Setup of lane 1:
==> flow/design.v <==
module  CONV(
	input				clk,
	input				rst_n,
	input 				mode,
	input       		in_valid,
	output reg			out_valid,
	output 		[13:0] 	AWADDR,
	output		 [7:0] 	AWLEN,
	output 				AWVALID,
	input 				AWREADY,
	output reg  [31:0]	WDATA,
	output 				WVALID,
	input 				WREADY,
	output 		[13:0] 	ARADDR,
	output 		 [7:0] 	ARLEN,
	output 				ARVALID,
	input 				ARREADY,
	input		[31:0] 	RDATA,
	input 				RVALID,
	output reg			RREADY
);
localparam WEIGHT1 	= 20'hABC2E;
localparam WEIGHT2 	= 20'hB52E2;
localparam WEIGHT3 	= 20'hAF5C4;
localparam WEIGHT4 	= 20'hE5518;
localparam WEIGHT5 	= 20'h71650;
localparam WEIGHT6 	= 20'hA938B;
localparam WEIGHT7 	= 20'h5251F;
localparam WEIGHT8 	= 20'h7DFC0;
localparam WEIGHT9 	= 20'hEB885;
localparam BIAS 	= 16'h1310;
localparam IDLE 	= 4'd0;
localparam CONV_K1 	= 4'd1;
localparam CONV_K2 	= 4'd2;
localparam CONV_K3 	= 4'd3;
localparam CONV_K4 	= 4'd4;
localparam CONV_K5 	= 4'd5;
localparam CONV_K6 	= 4'd6;
localparam CONV_K7 	= 4'd7;
localparam CONV_K8 	= 4'd8;
localparam CONV_K9 	= 4'd9;
localparam RELU 	= 4'd10;
localparam MUL 		= 4'd11;
localparam READ 	= 4'd12;
localparam WRITE_L0 = 4'd13;
localparam POOL 	= 4'd14;
localparam WRITE_L1 = 4'd15;
reg  		 [3:0] 	state_r, state_w, state_tmp;
reg  		 [5:0]	cnt_x, cnt_y;
reg					mode_;
wire 			 	is_up, is_down, is_left, is_right;
wire 				skip_mul;
wire 		[11:0] 	P1, P2, P3, P4, P5, P6, P7, P8, P9;
wire 		[15:0]  data_in;
wire 		[19:0] 	weight;
reg  signed	[35:0] 	product;
reg 				mul_fin;
reg  signed [36:0]	conv_result;
wire 		[31:0]	relu_result;
reg 		[31:0] 	max_pool_result;
wire 				update_mp_result;
assign is_up 	= (cnt_y == 6'd0  || (cnt_y == 6'd1  && mode_));
assign is_down 	= (cnt_y == 6'd63 || (cnt_y == 6'd62 && mode_));
assign is_left 	= (cnt_x == 6'd0  || (cnt_x == 6'd1  && mode_));
assign is_right = (cnt_x == 6'd63 || (cnt_x == 6'd62 && mode_));
assign skip_mul   = (state_tmp == CONV_K1 && (is_up || is_left)) 	||
					(state_tmp == CONV_K2 && (is_up))				||
					(state_tmp == CONV_K3 && (is_up || is_right)) 	||
					(state_tmp == CONV_K4 && (is_left))				||
					(state_tmp == CONV_K6 && (is_right)) 			||
					(state_tmp == CONV_K7 && (is_down || is_left)) 	||
					(state_tmp == CONV_K8 && (is_down)) 			||
					(state_tmp == CONV_K9 && (is_down || is_right));
assign P1 = (mode_ == 1'b0) ? {cnt_y, cnt_x} - 7'd65 : {cnt_y, cnt_x} - 8'd130;
assign P2 = (mode_ == 1'b0) ? {cnt_y, cnt_x} - 7'd64 : {cnt_y, cnt_x} - 8'd128;
assign P3 = (mode_ == 1'b0) ? {cnt_y, cnt_x} - 6'd63 : {cnt_y, cnt_x} - 7'd126;
assign P4 = (mode_ == 1'b0) ? {cnt_y, cnt_x} - 1'd1  : {cnt_y, cnt_x} - 2'd2  ;
assign P5 = (mode_ == 1'b0) ? {cnt_y, cnt_x}		 : {cnt_y, cnt_x}         ;
assign P6 = (mode_ == 1'b0) ? {cnt_y, cnt_x} + 1'd1	 : {cnt_y, cnt_x} + 2'd2  ;
assign P7 = (mode_ == 1'b0) ? {cnt_y, cnt_x} + 6'd63 : {cnt_y, cnt_x} + 7'd126;
assign P8 = (mode_ == 1'b0) ? {cnt_y, cnt_x} + 7'd64 : {cnt_y, cnt_x} + 8'd128;
assign P9 = (mode_ == 1'b0) ? {cnt_y, cnt_x} + 7'd65 : {cnt_y, cnt_x} + 8'd130;
assign data_in = RDATA[31:16];
assign weight = (state_tmp == CONV_K1) ? WEIGHT1 :
				(state_tmp == CONV_K2) ? WEIGHT2 :
				(state_tmp == CONV_K3) ? WEIGHT3 :
				(state_tmp == CONV_K4) ? WEIGHT4 :
				(state_tmp == CONV_K5) ? WEIGHT5 :
				(state_tmp == CONV_K6) ? WEIGHT6 :
				(state_tmp == CONV_K7) ? WEIGHT7 :
				(state_tmp == CONV_K8) ? WEIGHT8 :
				(state_tmp == CONV_K9) ? WEIGHT9 : 20'd0;
assign ARADDR = (state_tmp == CONV_K1) ? P1 :
				(state_tmp == CONV_K2) ? P2 :
				(state_tmp == CONV_K3) ? P3 :
				(state_tmp == CONV_K4) ? P4 :
				(state_tmp == CONV_K5) ? P5 :
				(state_tmp == CONV_K6) ? P6 :
				(state_tmp == CONV_K7) ? P7 :
				(state_tmp == CONV_K8) ? P8 :
				(state_tmp == CONV_K9) ? P9 : 14'd0;
assign ARLEN = 8'd0;
assign ARVALID = (state_r == READ) && (~skip_mul) && (state_tmp != RELU);
assign AWADDR = (state_r == POOL) ? {4'b1000, cnt_y[5:1], cnt_x[5:1]} : {1'b1, cnt_y, cnt_x};
assign AWLEN = 8'd0;
assign AWVALID = (state_r == RELU || state_r == POOL);
assign WVALID = (state_r == WRITE_L0 || state_r == WRITE_L1);
assign relu_result = (conv_result[36]) ? 32'd0 : conv_result[31:0];
assign update_mp_result = ((WDATA > max_pool_result) && WVALID);
always @(*) begin
	case(state_r)
		IDLE: 		state_w = (in_valid) ? READ : IDLE;
		READ: 		state_w = (ARREADY && ~skip_mul) ? state_tmp : READ;
		CONV_K1: 	state_w = (skip_mul) ? READ : ((RVALID) ? MUL : CONV_K1); 
		CONV_K2: 	state_w = (skip_mul) ? READ : ((RVALID) ? MUL : CONV_K2);
		CONV_K3: 	state_w = (skip_mul) ? READ : ((RVALID) ? MUL : CONV_K3);
		CONV_K4: 	state_w = (skip_mul) ? READ : ((RVALID) ? MUL : CONV_K4);
		CONV_K5: 	state_w = (skip_mul) ? READ : ((RVALID) ? MUL : CONV_K5);
		CONV_K6: 	state_w = (skip_mul) ? READ : ((RVALID) ? MUL : CONV_K6);
		CONV_K7: 	state_w = (skip_mul) ? READ : ((RVALID) ? MUL : CONV_K7);
		CONV_K8: 	state_w = (skip_mul) ? READ : ((RVALID) ? MUL : CONV_K8);
		CONV_K9: 	state_w = (skip_mul) ? RELU : ((RVALID) ? MUL : CONV_K9);
		MUL: 		state_w = (state_tmp == CONV_K9) ? RELU : READ;
		RELU: 		state_w = (AWREADY) ? WRITE_L0 : RELU;
		WRITE_L0: 	state_w = (WREADY) ? ((cnt_x[0] && cnt_y[0]) ? POOL : READ) : WRITE_L0;
		POOL: 		state_w = (AWREADY) ? WRITE_L1 : POOL;
		WRITE_L1: 	state_w = (WREADY) ? ((cnt_x[5:1] == 5'd31 && cnt_y[5:1] == 5'd31) ? IDLE : READ) : WRITE_L1;
	endcase
end
always @(posedge clk or negedge rst_n) begin
	if (!rst_n)	state_r <= IDLE;
	else 		state_r <= state_w;
end
always @(posedge clk or negedge rst_n) begin
	if (!rst_n)								state_tmp <= CONV_K1;
	else if (state_r == RELU)				state_tmp <= CONV_K1;
	else if (state_r == MUL) 				state_tmp <= state_tmp + 4'd1;
	else if (state_r == READ && skip_mul) 	state_tmp <= state_tmp + 4'd1;
end
always @(posedge clk or negedge rst_n) begin
	if (!rst_n)	begin
		cnt_x <= 6'd0;
		cnt_y <= 6'd0;
	end
	else if (state_r == WRITE_L0 && WREADY) begin
		cnt_x <= {cnt_x[5:1], cnt_x[0] + 1'd1};
		cnt_y <= (cnt_x[0]) ? {cnt_y[5:1], cnt_y[0] + 1'd1} : cnt_y;
	end
	else if (state_r == WRITE_L1 && WREADY) begin
		cnt_x <= {cnt_x[5:1] + 5'd1, cnt_x[0]};
		cnt_y <= (cnt_x[5:1] == 5'd31) ? {cnt_y[5:1] + 1'd1, cnt_y[0]} : cnt_y;
	end
end
always @(posedge clk or negedge rst_n) begin
	if (!rst_n)			RREADY <= 1'b0;
	else if (ARVALID)	RREADY <= 1'b1;
	else if (RVALID) 	RREADY <= 1'b0;
end
always @(posedge clk or negedge rst_n) begin
	if (!rst_n)					product <= 36'd0;
	else if (state_w == MUL)	product <= $signed(data_in) * $signed(weight);
end
always @(posedge clk or negedge rst_n) begin
	if (!rst_n)					mul_fin <= 1'b0;
	else if (state_w == MUL) 	mul_fin <= 1'b1;
	else 						mul_fin <= 1'b0;
end
always @(posedge clk or negedge rst_n) begin
	if (!rst_n)					conv_result <= BIAS;
	else if (WVALID && WREADY) 	conv_result <= BIAS;
	else if (mul_fin) 			conv_result <= conv_result + product;
end
always @(posedge clk or negedge rst_n) begin
	if (!rst_n)								max_pool_result <= 32'd0;
	else if (state_r == WRITE_L1 && WREADY) max_pool_result <= 32'd0;
	else if (update_mp_result) 				max_pool_result <= WDATA;
end
always @(posedge clk or negedge rst_n) begin
	if (!rst_n)						WDATA <= 32'd0;
	else if (state_w == WRITE_L0)	WDATA <= relu_result;
	else if (state_w == WRITE_L1)	WDATA <= max_pool_result;
	else 							WDATA <= WDATA;
end
always @(posedge clk or negedge rst_n) begin
	if (!rst_n)							out_valid <= 1'b0;
	else if (WREADY && state_w == IDLE) out_valid <= 1'b1;
	else 								out_valid <= 1'b0;
end
always @(posedge clk or negedge rst_n) begin
	if (!rst_n)			mode_ <= 1'b0;
	else if (in_valid) 	mode_ <= mode;
	else 				mode_ <= mode_;
end
endmodule
make LEC_CHECK=0 ABC_AREA=0 CAP_MARGIN=0 CORE_MARGIN=2 CORE_UTILIZATION=72 CTS_CLUSTER_DIAMETER=372 CTS_CLUSTER_SIZE=95 SETUP_SLACK_MARGIN=-0.51 SLEW_MARGIN=20 finish   # period 5.17 ns
run.sh (not shown) runs the stock make flow with config.mk's settings and CLKGATE_MAP_FILE=.
global routing: lane 1 exited with error
--- input diff lane 1..lane 2 ---
- changing CAP_MARGIN from 0 to 20
- removing ABC_AREA (formerly 0)
- removing CTS_CLUSTER_DIAMETER (formerly 372)
- removing CTS_CLUSTER_SIZE (formerly 95)
- changing the clock period (ns, I/O delays scaled along) from 5.17 to 6.74
==> comparison <==
Status lane 2: flow complete, layout not clean - setup timing. Lane 1 -> lane 2: area of the synthesized netlist per yosys stat delta 0, exact match. Number of standard cells reported by yosys: lane 2 vs lane 1 identical. Placed wire-length estimate after detailed placement: lower on lane 2. Taking lane 1 as the reference, in lane 2 post-placement worst setup slack rose 1180 ps, number of placed instances, taps included fell 26, count of distinct cell types in the synthesized netlist about even, die area about even. Comparing lane 2 against lane 1, there is no change at all in number of core rows.
diff inputs: lane 2 => lane 3
- a change of CORE_UTILIZATION from 72 to 40
- a deleted SETUP_SLACK_MARGIN that had been -0.51
- a change of the clock period (ns, I/O delays scaled along) from 6.74 to 7.8
Findings:
Lane 3: full flow OK, the timing, DRC and antenna checks passed
From lane 3 to lane 2, count of final hold-check violations did not move at all.
The higher number of clock buffers in the layout came out of lane 3.
Lane 2 → lane 3: worst setup slack rose by 1970 ps; overall global routing resource usage fell by 24 points.
> inputs changed (lane 3 -> lane 4)
- CORE_UTILIZATION: 40 -> 72
- TNS_END_PERCENT: unset -> 10
- the clock period (ns, I/O delays scaled along): 7.8 -> 7.37
Findings:
- STATUS run=lane 4 STAGES=ALL_DONE FINAL_CHECKS=FAILED CAUSE=setup timing
- Having completed the whole flow, lane 3 delivered a layout that passed the timing, DRC and antenna checks.
- Note that the via count recorded for lane 4 amounts to 1.2 times the value seen in lane 3.
- Lane 3 → lane 4: number of buffers outside the clock class in the layout picked up an extra 73; average instance area after synthesis closely matched the old numbers.
- Lane 4 ended up with a higher antenna cell count than lane 3 did.
- The wire length on met3 in lane 4 sits 10,000 um above the value recorded for lane 3.
- For the worst-case hold slack, lane 4 came in 14 ps higher than lane 3 did.
Setup changes, lane 4 to lane 5
- an added CTS_CLUSTER_SIZE of 95
- an added ABC_AREA of 1
- a change of CORE_UTILIZATION from 72 to 60
- a deleted TNS_END_PERCENT that had been 10
- a change of the clock period (ns, I/O delays scaled along) from 7.37 to 5.17
==> comparison <==
From the logs: lane 5 reached the end of the flow and failed the layout checks with setup timing. Lane 4 -> stages 100% | layout checks FAIL | setup timing. Combinational share of cell area delta for lane 5 relative to lane 4: 2.4 points lower. Looking at hold slack across both flows, lane 5 is the weaker of the two, with lane 4 ahead. Final critical-path setup slack: lane 5 < lane 4. The final cell count in lane 5 is 1.2 times that in lane 4. For net count reported at finish, dividing the value from lane 4 by the value from lane 5 gives 0.847. Looking only at final critical-path share of the clock period, and setting everything else aside, the higher value of lane 4 and lane 5 goes to lane 5.
